==> flow/design.v <==
module PE (
    input              clk,
    input              CIM_en,
    input              STDW,  
    input              STDR,  
    input        [5:0] STD_A,  
    input        [3:0] weight_in,  
    input      [255:0] act_in,  
    output reg   [3:0] weight_out,  
    output reg  [13:0] PSUM  
);
reg  [255:0] weight;  
integer i;
always @(posedge clk) begin
    for (i = 0; i < 64; i = i+1) begin
        if (STDW && STD_A == i) begin  
            weight[4*i+3 -: 4] <= weight_in;
        end
    end
end
always@(*) begin
    weight_out = 4'b0;
    PSUM = 14'b0;
    if (STDW) begin  
    end
    else if (STDR) begin  
        weight_out = weight[4*STD_A+3 -: 4];
    end
    else begin  
        if (CIM_en) begin
            for (i = 0; i < 64; i = i+1) begin
                PSUM = PSUM + weight[4*i+3 -: 4] * act_in[4*i+3 -: 4];  
            end
        end
    end
end
endmodule
export LEC_CHECK = 0
export ABC_AREA = 1
export CAP_MARGIN = 40
export CELL_PAD_IN_SITES_GLOBAL_PLACEMENT = 2
export CORE_ASPECT_RATIO = 1.8
export CORE_MARGIN = 2
export CORE_UTILIZATION = 37
export CTS_CLUSTER_DIAMETER = 303
export GPL_TIMING_DRIVEN = 0
export HOLD_SLACK_MARGIN = 0.07
export MIN_ROUTING_LAYER = met2
export SLEW_MARGIN = 20
export TNS_END_PERCENT = 45
create_clock -name core_clock -period 23.1 [get_ports {clk}]
run.sh (not shown) runs the stock make flow with config.mk's settings and CLKGATE_MAP_FILE=.
Change:
- ABC_AREA: 1 -> unset
- CAP_MARGIN: 40 -> 20
- CELL_PAD_IN_SITES_GLOBAL_PLACEMENT: 2 -> unset
- CORE_ASPECT_RATIO: 1.8 -> unset
- CORE_UTILIZATION: 37 -> 72
- CTS_CLUSTER_DIAMETER: 303 -> 88
- CTS_CLUSTER_SIZE: unset -> 17
- GPL_TIMING_DRIVEN: 0 -> unset
- HOLD_SLACK_MARGIN: 0.07 -> unset
- MIN_ROUTING_LAYER: met2 -> unset
- TNS_END_PERCENT: 45 -> unset
- clock period: 23.1 -> 10.8 ns (I/O delays scaled with it)
What happened: With this change the flow produced a layout that fails on negative setup slack; wire length shrinks by 21%; non-clock buffer count goes up by 431; die area goes down by 50%; setup slack loses 6200 ps; synthesized area goes down by 3.2%; critical path depth drops by 2; core utilization went up by 45 points.
Change:
- CORE_UTILIZATION: 72 -> 61
- CTS_CLUSTER_DIAMETER: 88 -> unset
- CTS_CLUSTER_SIZE: 17 -> unset
- clock period: 10.8 -> 13.8 ns (I/O delays scaled with it)
After rerunning:
- The changed run completed and failed the layout checks on negative setup slack
- cell count went down by 1.4%
- cell area drops by 3.2%
- via count fell by 13%
- global-route usage went down by 11 points
- non-clock buffer count drops by 271
- critical path depth is lower by 1
- die area went up by 18%
- wire length drops by about 13%
- area after synthesis is unchanged
- setup slack gains 2100 ps
Change:
- CORE_UTILIZATION: 61 -> 40
- clock period: 13.8 -> 18.6 ns (I/O delays scaled with it)
Outcome: With this change the flow passed the timing, DRC and antenna checks. Sequential share of layout area increases by 0.35 points. Clock-buffer cell count is unchanged. Routed wire length climbs by 6.3%. Final area drops by 2.4%. First-iteration DRC count is lower by 0.38%.

* * *

Starts from the design.v that is shown in full above.
==> flow/config.mk <==
export PLATFORM = sky130hd
export DESIGN_NAME = PE
export DESIGN_NICKNAME = PE
export VERILOG_FILES = /design/flow/design.v
export SDC_FILE = /design/flow/constraint.sdc
export NUM_CORES = 4
export LEC_CHECK = 0
export CAP_MARGIN = 20
export CORE_MARGIN = 2
export CORE_UTILIZATION = 72
export HOLD_SLACK_MARGIN = -0.08
export MAX_ROUTING_LAYER = met4
export SETUP_SLACK_MARGIN = -0.69
export SLEW_MARGIN = 20
==> flow/constraint.sdc <==
create_clock -name core_clock -period 10.3 [get_ports {clk}]
set_input_delay 2.0600 -clock core_clock [delete_from_list [all_inputs] [get_ports {clk}]]
set_output_delay 2.0600 -clock core_clock [all_outputs]
set_load 0.01 [all_outputs]
The first run ran to the end with violations: negative setup slack.
==> next run, changes <==
--- a/flow/config.mk
+++ b/flow/config.mk
@@ -9,6 +9,3 @@
 export CORE_MARGIN = 2
-export CORE_UTILIZATION = 72
-export HOLD_SLACK_MARGIN = -0.08
-export MAX_ROUTING_LAYER = met4
-export SETUP_SLACK_MARGIN = -0.69
+export CORE_UTILIZATION = 45
 export SLEW_MARGIN = 20
==> flow/constraint.sdc (replaced) <==
create_clock -name core_clock -period 11.7 [get_ports {clk}]
set_input_delay 2.3400 -clock core_clock [delete_from_list [all_inputs] [get_ports {clk}]]
set_output_delay 2.3400 -clock core_clock [all_outputs]
set_load 0.01 [all_outputs]
Result:
- The new run ran to the end with violations: negative setup slack
- global-route usage came out lower by 20 points
- flip-flop count is unchanged
- routed wire length came out lower by 2.8%
- area after synthesis does not change
- hold slack gains 0.20 ns
- setup slack gets better by 0.97 ns
- final area rises by 0.96%
- core utilization came out lower by 32 points
==> next run, changes <==
--- a/flow/config.mk
+++ b/flow/config.mk
@@ -9,3 +9,7 @@
 export CORE_MARGIN = 2
-export CORE_UTILIZATION = 45
+export CORE_UTILIZATION = 40
+export CTS_CLUSTER_DIAMETER = 100
+export CTS_CLUSTER_SIZE = 15
+export PLACE_DENSITY_LB_ADDON = 0.09
 export SLEW_MARGIN = 20
+export TNS_END_PERCENT = 15
==> flow/constraint.sdc (replaced) <==
create_clock -name core_clock -period 20.0 [get_ports {clk}]
set_input_delay 4.0000 -clock core_clock [delete_from_list [all_inputs] [get_ports {clk}]]
set_output_delay 4.0000 -clock core_clock [all_outputs]
set_load 0.01 [all_outputs]
Result: The changed run finished with timing, DRC and antenna clean; die area is higher by roughly a tenth; synthesized cell count does not change; global-route usage decreases by 3.2 points; count of clock-buffer cells in the layout falls by 18; via count falls by a little under a tenth.
==> next run, changes <==
==> flow/config.mk (replaced) <==
export PLATFORM = sky130hd
export DESIGN_NAME = PE
export DESIGN_NICKNAME = PE
export VERILOG_FILES = /design/flow/design.v
export SDC_FILE = /design/flow/constraint.sdc
export NUM_CORES = 4
export LEC_CHECK = 0
export ABC_AREA = 1
export CAP_MARGIN = 20
export CELL_PAD_IN_SITES_DETAIL_PLACEMENT = 2
export CORE_ASPECT_RATIO = 1.41
export CORE_MARGIN = 3
export CORE_UTILIZATION = 40
export CTS_CLUSTER_SIZE = 30
export GPL_ROUTABILITY_DRIVEN = 1
export HOLD_SLACK_MARGIN = 0.12
export MAX_ROUTING_LAYER = met4
export PLACE_DENSITY_LB_ADDON = 0.21
export SETUP_SLACK_MARGIN = 0.66
export SLEW_MARGIN = 40
=> The changed run completed with no timing, DRC or antenna violations; worst setup slack degrades by 0.65 ns; critical path depth goes up by 1; first-iteration DRC count rose by about 60%.
==> next run, changes <==
==> flow/config.mk (replaced) <==
export PLATFORM = sky130hd
export DESIGN_NAME = PE
export DESIGN_NICKNAME = PE
export VERILOG_FILES = /design/flow/design.v
export SDC_FILE = /design/flow/constraint.sdc
export NUM_CORES = 4
export LEC_CHECK = 0
export CAP_MARGIN = 40
export CORE_MARGIN = 2
export CORE_UTILIZATION = 40
export CTS_CLUSTER_SIZE = 81
export PLACE_DENSITY_LB_ADDON = 0.21
export SLEW_MARGIN = 35
Setup slack gets better by 0.65 ns.
Sequential share of layout area grows by 0.47 points.
Area after synthesis shrinks by 3.2%.
Final area shrinks by 3.2%.
==> next run, changes <==
--- a/flow/config.mk
+++ b/flow/config.mk
@@ -8,6 +8,11 @@
 export CAP_MARGIN = 40
-export CORE_MARGIN = 2
+export CELL_PAD_IN_SITES_DETAIL_PLACEMENT = 2
+export CORE_MARGIN = 3
 export CORE_UTILIZATION = 40
-export CTS_CLUSTER_SIZE = 81
+export CTS_CLUSTER_SIZE = 30
+export GPL_ROUTABILITY_DRIVEN = 0
+export HOLD_SLACK_MARGIN = 0.12
+export MAX_ROUTING_LAYER = met4
 export PLACE_DENSITY_LB_ADDON = 0.21
-export SLEW_MARGIN = 35
+export SETUP_SLACK_MARGIN = 0.66
+export SLEW_MARGIN = 40
Result: Count of clock-buffer cells in the layout decreases by 5; via count increases by about 9%; first-iteration DRC count increases by about 22%.

* * *

Starts from the design.v that is shown in full above.
make LEC_CHECK=0 CAP_MARGIN=20 CELL_PAD_IN_SITES_GLOBAL_PLACEMENT=0 CORE_ASPECT_RATIO=0.64 CORE_MARGIN=2 CORE_UTILIZATION=72 GPL_ROUTABILITY_DRIVEN=1 MAX_ROUTING_LAYER=met4 PLACE_DENSITY=0.64 SLEW_MARGIN=20 TNS_END_PERCENT=40 finish   # period 12.8 ns
The baseline completed, yet does not pass: setup timing.
Change:
- ABC_AREA: unset -> 1
- CELL_PAD_IN_SITES_GLOBAL_PLACEMENT: 0 -> unset
- CORE_ASPECT_RATIO: 0.64 -> unset
- CTS_CLUSTER_SIZE: unset -> 96
- GPL_ROUTABILITY_DRIVEN: 1 -> unset
- MAX_ROUTING_LAYER: met4 -> unset
- PLACE_DENSITY: 0.64 -> unset
- TNS_END_PERCENT: 40 -> unset
- clock period: 12.8 -> 7.17 ns (I/O delays scaled with it)
What happened: The new run reached the layout checks and failed them: setup timing. Worst hold slack degrades by 820 ps. Global-route usage goes up by 2.6 points. Synthesized area goes up by 3.3%. Wire length goes up by 15%. Die size goes up by 3.1%.
Change:
- ABC_AREA: 1 -> unset
- CTS_CLUSTER_DIAMETER: unset -> 88
- CTS_CLUSTER_SIZE: 96 -> 17
- PLACE_DENSITY_LB_ADDON: unset -> 0.06
- SETUP_SLACK_MARGIN: unset -> 2.48
- clock period: 7.17 -> 9.8 ns (I/O delays scaled with it)
The changed run finished but failed the layout checks on setup timing.
Non-clock buffer count is lower by 75.
Cell count is lower by about a fifth.
Utilization is lower by 0.90 points.
Worst setup slack is better by 1200 ps.
Design area is lower by a few percent.
Sequential share of layout area is higher by 0.64 points.
Synthesized cell count is lower by about a fifth.
Routed wire length is lower by roughly a tenth.
Change:
- CORE_UTILIZATION: 72 -> 40
- CTS_CLUSTER_DIAMETER: 88 -> unset
- CTS_CLUSTER_SIZE: 17 -> unset
- PLACE_DENSITY_LB_ADDON: 0.06 -> unset
- SETUP_SLACK_MARGIN: 2.48 -> unset
- clock period: 9.8 -> 20.0 ns (I/O delays scaled with it)
Now the flow completed with no timing, DRC or antenna violations.
Synthesized area does not change.
Via count fell by roughly a tenth.
Count of clock-buffer cells in the layout rose by 14.
First-iteration DRC count falls by well over a third.
